==> inputs of v8 <==
==> flow/design.v <==
module iterator(
	clk,
	reset,
	en_ctrl, 
	i, 
	j, 
	k,
	l,
	m, 
	n,
	en_sum,
	en_save,
	fin_r,
	in_row,
	in_col
);
	parameter [8-1:0] CONV_DIM_IMG    = 32;  
	parameter [8-1:0] CONV_DIM_OUT    = 32;  
	parameter [8-1:0] CONV_DIM_KERNEL = 5;   
	parameter [8-1:0] CONV_OUT_CH     = 32;  
	parameter [8-1:0] CONV_DIM_CH     = 3;
	parameter [8-1:0] STRIDE          = 1;
	parameter [8-1:0] PADDING         = 2;
	input clk;
	input en_ctrl;
	input reset;
	output en_sum;
	output en_save;
	output reg fin_r;
	output reg [8-1:0] i;
	output reg [8-1:0] j; 
	output reg [8-1:0] k; 
	output reg [8-1:0] m; 
	output reg [8-1:0] n; 
	output reg [8-1:0] l; 
	output signed [8-1:0]  in_row, in_col;
	reg fin, finish;
	wire cond;
	assign in_row = (STRIDE * j) + m - PADDING;
	assign in_col = (STRIDE * k) + n - PADDING;
	assign cond   = en_ctrl & ~fin_r;
	assign en_sum = (en_ctrl && (l < CONV_DIM_CH) && (in_row >= 8'd0 && in_col >= 8'd0 && in_row < CONV_DIM_IMG && in_col < CONV_DIM_IMG)) ? 1'b1 : 1'b0;
	assign en_save = (m > 8'd0 || n > 8'd0) ? 1'b0 : (j < 8'd2) ? 1'd1 : (l == 8'd0) ? 1'd1 : 1'b0; 
	always @(posedge clk) begin
		if(reset) begin
			fin <= 0;
			fin_r <= 0;
		end else begin
			fin <= finish;
			fin_r <= fin;
		end
	end
	always @(posedge clk) begin
		if(reset) begin
			i <= 0;
			j <= 0;
			k <= 0;
			l <= 0;
			m <= 0;
			n <= 0;
			finish <= 0;
		end else if(cond) begin
		    if(en_sum) begin
				l <= l + 8'd1;
			end else begin
				l <= 0;
				n <= n + 8'd1;
				if(n == (CONV_DIM_KERNEL-1)) begin
			    	n <= 8'b0;
			    	m <= m + 8'b1;
			    	if(m == (CONV_DIM_KERNEL-1)) begin
			    		m <= 0;
			       		k <= k + 8'b1;
			       		if(k == (CONV_DIM_OUT-1)) begin
			           		k <= 0;
			           		j <= j + 8'b1;
			           		if(j == (CONV_DIM_OUT-1)) begin
				           		j <= 0;
				           		i <= i + 8'b1;
				           		if(i == (CONV_OUT_CH-1)) begin
				            		i <= 0;
					          		finish <= 1;
				           		end
				   	    	end
			           	end
		           	end
			    end
			end
		end
	end
endmodule
module addr_generator(
    clk,
    reset,
    enable,
    en_save,
    i,
    j,
    k,
    l,
    m,
    n,
    s_addr,
    w_addr,
    b_addr,
    save_addr
);
    parameter [8-1:0] CONV_DIM_IMG    = 32;
	parameter [8-1:0] CONV_DIM_KERNEL = 5;
	parameter [8-1:0] CONV_DIM_CH     = 3;
    parameter [8-1:0] CONV_OUT_CH     = 32;
    parameter [8-1:0] CONV_DIM_OUT    = 32;
    parameter [8-1:0] STRIDE          = 1;
    parameter [8-1:0] PADDING         = 2;
    parameter [8-1:0] KSIZE           = 4;
    input clk;
    input reset;
    input enable;
    input en_save;
    input [8-1:0] i;
    input [8-1:0] j;
    input [8-1:0] k;
    input [8-1:0] m;
    input [8-1:0] n;
    input [8-1:0] l;
    output reg [16-1:0] s_addr;
    output reg [16-1:0] w_addr;
    output reg [16-1:0] save_addr;
    output reg [16-1:0] b_addr;
    always @(posedge clk) begin
        if(reset) begin
            s_addr <= 0;
            w_addr <= 0;
            b_addr <= 0;
        end else if(enable) begin
            s_addr <= (((((STRIDE * j) + m - PADDING) * CONV_DIM_IMG) + ((STRIDE * k) + n - PADDING)) * CONV_DIM_CH) + l;
            w_addr <= (i * CONV_DIM_CH * CONV_DIM_KERNEL * CONV_DIM_KERNEL) + (((m * CONV_DIM_KERNEL) + (n)) * CONV_DIM_CH) + l;
            b_addr <= i;
        end
    end
    reg [7:0] i_r, j_r, k_r;
    reg [7:0] i_r1, j_r1, k_r1;
    always @(posedge clk) begin
        if (reset) begin
            i_r <= 0;
            j_r <= 0;
            k_r <= 0;
            i_r1 <= 0;
            j_r1 <= 0;
            k_r1 <= 0;
        end else begin
            i_r  <= i;
            i_r1 <= i_r;
            j_r <= j;
            j_r1 <= j_r;
            k_r <= k;
            k_r1 <= k_r;
        end
    end
    always @(posedge clk) begin
        if (reset) begin
            save_addr <= 0;
        end else if(en_save) begin
            if (j == 0 && k == 0) begin
                save_addr <= i_r1 + (((j_r1 * CONV_DIM_OUT) + (k_r1)) * CONV_OUT_CH);
            end else begin
                save_addr <= i + (((j * CONV_DIM_OUT) + (k[KSIZE:0]-1'b1)) * CONV_OUT_CH);
            end
        end
    end
endmodule  
module conv_ctrl(
    clk,
    reset,
    en_ctrl,
    s_addr,
    w_addr,
    b_addr,
    save_addr,
    en_sum,
    en_save,
    en_write,
    s_convout,
    en_sat,
    en_mac,
    en_mult_r,
    finish
);
    parameter [8-1:0] CONV_DIM_IMG    = 32;
    parameter [8-1:0] CONV_DIM_OUT    = 32;    
    parameter [8-1:0] CONV_DIM_KERNEL = 5;     
    parameter [8-1:0] CONV_DIM_CH     = 3;    
    parameter [8-1:0] CONV_OUT_CH     = 32;   
    parameter [8-1:0] STRIDE          = 1;    
    parameter [8-1:0] PADDING         = 2;    
    parameter [8-1:0] KSIZE           = 4;
    localparam [2:0] START     = 0;
    localparam [2:0] ITERATING = 1;
    localparam [2:0] SAVE      = 2;
    localparam [2:0] END       = 3;
    input clk;
    input reset;
    input en_ctrl;
    output [16-1:0] s_addr;
    output [16-1:0] w_addr;
    output [16-1:0] save_addr;
    output [16-1:0] b_addr;
    output finish;
    output en_sum, en_save;
    output en_mult_r;
    output reg en_write, en_mac, en_sat, s_convout;
    wire [8-1:0] i, j, k, l, m, n;
    wire signed [8-1:0] in_row, in_col;
    reg en_read;
    assign en_mult_r = (k >= 8'd2 || j == 8'd2) ? 1'b1 
                     : (k == 8'd1 || j == 8'd1) ? 1'b0 
                     : (m > 8'd0  || n > 8'd0) ? 1'b0 : 1'b1; 
    always @(posedge clk) begin
        if (reset) begin
            en_read   <= 1'b0;
            en_write  <= 1'b0;
            s_convout <= 1'b0;
            en_mac    <= 1'b0; 
            en_sat    <= 1'b0;
        end else if (en_ctrl) begin
            en_read   <= en_sum;
            en_mac    <= en_read;
            s_convout <= en_save;
            en_sat    <= en_save;
            en_write  <= en_sat;
        end
    end
    iterator #(
        .CONV_DIM_IMG(CONV_DIM_IMG),
        .CONV_DIM_OUT(CONV_DIM_OUT),
        .CONV_DIM_KERNEL(CONV_DIM_KERNEL),
        .CONV_OUT_CH(CONV_OUT_CH),
        .CONV_DIM_CH(CONV_DIM_CH),
        .STRIDE(STRIDE),
        .PADDING(PADDING)
    ) iter (
        .clk(clk),
        .reset(reset),
        .en_ctrl(en_ctrl),
        .i(i),
        .j(j),
        .k(k),
        .l(l),
        .m(m),
        .n(n),
        .en_sum(en_sum),
        .en_save(en_save),    
        .fin_r(finish),
        .in_row(in_row),
        .in_col(in_col)
    );
    addr_generator #(
        .CONV_DIM_IMG(CONV_DIM_IMG),
        .CONV_DIM_KERNEL(CONV_DIM_KERNEL),
        .CONV_DIM_CH(CONV_DIM_CH),
        .CONV_DIM_OUT(CONV_DIM_OUT),
        .CONV_OUT_CH(CONV_OUT_CH),
        .STRIDE(STRIDE),
        .PADDING(PADDING),
        .KSIZE(KSIZE)
    ) address_generator (
        .clk(clk),
        .reset(reset),
        .enable(en_sum),
        .en_save(s_convout),
        .i(i),
        .j(j),
        .k(k),
        .l(l),
        .m(m),
        .n(n),
        .s_addr(s_addr),
        .w_addr(w_addr),
        .b_addr(b_addr),
        .save_addr(save_addr)
    );
endmodule
module sig_altmult_accum
(
	input [7:0] dataa,
	input [7:0] datab,
	input clk, aclr, clken, sload,
	output signed [17:0] adder_out
);
	reg	signed [17:0] old_result;
	reg signed [17:0] accum_out;
	wire signed [17:0] multa;
	reg sload_reg;
	assign multa = $signed(dataa) * $signed(datab);
	always @ (accum_out, sload_reg)
	begin
		if (sload_reg)
			old_result <= 0;
		else
			old_result <= accum_out;
	end
	assign adder_out = accum_out;
	always @ (posedge clk)
	begin
		if (aclr)
		begin
			sload_reg <= 0;
			accum_out <= 0;
		end
		else if (clken)
		begin
			sload_reg <= sload;
			accum_out <= old_result + multa;
		end
	end
endmodule
module convolve(
    clk,
    reset,
    clken,
    s_convout,
    en_sat,
    en_mult_r,
    bias,
    signal,
    weight,
    convout
);
    parameter BIAS_SHIFT = 6;
    parameter OUT_SHIFT  = 9;
    input  clk, reset, clken, s_convout, en_sat, en_mult_r;
    input  [7:0] signal, weight;
    input  [7:0] bias;
    output wire signed [7:0] convout;
    wire signed [17:0] adder_out;
    reg signed  [17:0] conv_temp;
    sig_altmult_accum mac(
        .clk(clk),
        .aclr(reset | s_convout),
        .clken(clken),
        .sload(s_convout),
        .dataa(signal),
        .datab(weight),
        .adder_out(adder_out)
    );
    reg signed [17:0] multa_r;
    always @(posedge clk) begin
        if(reset) begin
            multa_r <= 18'b0;
        end else if(en_mult_r) begin
            if (clken && s_convout) begin
                multa_r <= $signed(signal) * $signed(weight);
            end
        end else begin
            multa_r <= 18'b0;
        end
    end
    always @(posedge clk) begin
        if(reset) begin
            conv_temp <= 18'b0;
        end else if(en_sat) begin
            conv_temp <= (adder_out + multa_r + ($signed(bias) <<< BIAS_SHIFT)) >>> OUT_SHIFT;
        end
    end
    assign convout = (conv_temp >  18'sd127) ?  8'd127  :
                     (conv_temp < -18'sd128) ? -8'd128  : conv_temp[7:0];
endmodule
module conv_engine(
    input         clk,
    input         reset,
    input         en_ctrl,
    output [15:0] s_addr,
    output [15:0] w_addr,
    output [15:0] b_addr,
    input  [7:0]  signal,
    input  [7:0]  weight,
    input  [7:0]  bias,
    output [15:0] save_addr,
    output [7:0]  convout,
    output        en_write,
    output        finish
);
    wire s_convout, en_save, en_sum;
    wire en_mac, en_sat, en_mult_r;
    conv_ctrl groundctrl (
        .clk(clk),
        .reset(reset),
        .en_ctrl(en_ctrl),
        .s_addr(s_addr),
        .w_addr(w_addr),
        .b_addr(b_addr),
        .save_addr(save_addr),
        .en_sum(en_sum),
        .en_save(en_save),
        .en_write(en_write),
        .s_convout(s_convout),
        .en_sat(en_sat),
        .en_mac(en_mac),
        .en_mult_r(en_mult_r),
        .finish(finish)
    );
    convolve conv (
        .clk(clk),
        .reset(reset),
        .clken(en_mac),
        .s_convout(en_write),
        .en_sat(en_sat),
        .en_mult_r(en_mult_r),
        .bias(bias),
        .signal(signal),
        .weight(weight),
        .convout(convout)
    );
endmodule
==> flow/run.sh <==
#!/bin/bash
# the make line also repeats each setting of config.mk as NAME=value (left out here)
make -C /OpenROAD-flow-scripts/flow DESIGN_CONFIG=/design/flow/config.mk WORK_HOME=/design/flow/orfs CLKGATE_MAP_FILE= finish
==> flow/config.mk <==
export PLATFORM = sky130hd
export DESIGN_NAME = conv_engine
export DESIGN_NICKNAME = conv_engine
export VERILOG_FILES = /design/flow/design.v
export SDC_FILE = /design/flow/constraint.sdc
export NUM_CORES = 4
export LEC_CHECK = 0
export ABC_AREA = 1
export CAP_MARGIN = 5
export CELL_PAD_IN_SITES_GLOBAL_PLACEMENT = 2
export CORE_MARGIN = 2
export CORE_UTILIZATION = 32
export CTS_CLUSTER_DIAMETER = 330
export CTS_CLUSTER_SIZE = 40
export GPL_ROUTABILITY_DRIVEN = 0
export GPL_TIMING_DRIVEN = 1
export MIN_ROUTING_LAYER = met2
export PLACE_DENSITY_LB_ADDON = 0.11
export SETUP_SLACK_MARGIN = -0.21
export SLEW_MARGIN = 0
export TNS_END_PERCENT = 70
==> flow/constraint.sdc <==
create_clock -name core_clock -period 4.76 [get_ports {clk}]
set_input_delay 0.9520 -clock core_clock [delete_from_list [all_inputs] [get_ports {clk}]]
set_output_delay 0.9520 -clock core_clock [all_outputs]
set_load 0.01 [all_outputs]
==> v33: changes against v8 <==
==> flow/config.mk (replaced) <==
export PLATFORM = sky130hd
export DESIGN_NAME = conv_engine
export DESIGN_NICKNAME = conv_engine
export VERILOG_FILES = /design/flow/design.v
export SDC_FILE = /design/flow/constraint.sdc
export NUM_CORES = 4
export LEC_CHECK = 0
export ABC_AREA = 1
export CAP_MARGIN = 20
export CELL_PAD_IN_SITES_GLOBAL_PLACEMENT = 2
export CORE_ASPECT_RATIO = 1.27
export CORE_MARGIN = 6
export CORE_UTILIZATION = 33
export GPL_ROUTABILITY_DRIVEN = 0
export GPL_TIMING_DRIVEN = 0
export SETUP_SLACK_MARGIN = 0.96
export SLEW_MARGIN = 15
==> flow/constraint.sdc (replaced) <==
create_clock -name core_clock -period 10.0 [get_ports {clk}]
set_input_delay 2.0000 -clock core_clock [delete_from_list [all_inputs] [get_ports {clk}]]
set_output_delay 2.0000 -clock core_clock [all_outputs]
set_load 0.01 [all_outputs]
==> load_flow_metrics.sql <==
-- metrics for the results database
INSERT INTO impl_metrics (metric_group, metric, value, unit) VALUES
('floorplanning', 'fp-row-count', '87', ''),
('power_and_ir_drop', 'power.switching_fraction', '42.1', '%'),
('timing', 'count_of_endpoints_failing_setup_in_the_final_report', '22', ''),
('timing', 'tightest_slew', '989', 'ps'),
('detailed_routing', 'routed-via-count', '23090', ''),
('detailed_routing', 'drt_drc_violations_left', '4', ''),
('run_status', 'run_status', 'complete, but fails checks', ''),
('floorplanning', 'floorplan.initialDensity', '32.3', '%'),
('detailed_routing', 'drt-wirelength-per-cell', '15.5', 'um'),
('cells_and_area', 'clockBufferCount', '17', ''),
('cells_and_area', 'clkCellAreaFrac', '2.66', '%'),
('timing', 'finalClockSkew', '20.2', 'ps'),
('cells_and_area', 'multi_input_combinational_cell_area', '13900', 'um^2'),
('timing', 'fin_worst_hold_slack', '384', 'ps'),
('power_and_ir_drop', 'comb_cell_power', '6910', 'uW'),
('setup_path', 'reg2reg_from', 'groundctrl.iter.m[3]', ''),
('cells_and_area', 'signal_buffer_area_fraction', '14.5', '%'),
('run_status', 'check.faults', 'DRC, setup timing', ''),
('timing', 'post-route-worst-setup-slack', '-765', 'ps');
the above is filed under v8

==> load_flow_metrics.sql <==
-- metrics for the results database
INSERT INTO impl_metrics (metric_group, metric, value, unit) VALUES
('run_status', 'run_status', 'no timing/DRC/antenna violations', ''),
('power_and_ir_drop', 'power.switching_fraction', '45.4', '%'),
('floorplanning', 'floorplan.initialDensity', '33.6', '%'),
('detailed_routing', 'drt_drc_violations_left', '0', ''),
('cells_and_area', 'clockBufferCount', '18', ''),
('timing', 'fin_worst_hold_slack', '400', 'ps'),
('cells_and_area', 'multi_input_combinational_cell_area', '12100', 'um^2'),
('timing', 'finalClockSkew', '15.0', 'ps'),
('cells_and_area', 'signal_buffer_area_fraction', '5.61', '%'),
('timing', 'post-route-worst-setup-slack', '1900', 'ps'),
('detailed_routing', 'routed-via-count', '15415', ''),
('timing', 'tightest_slew', '954', 'ps'),
('power_and_ir_drop', 'comb_cell_power', '1660', 'uW');
the above is filed under v33

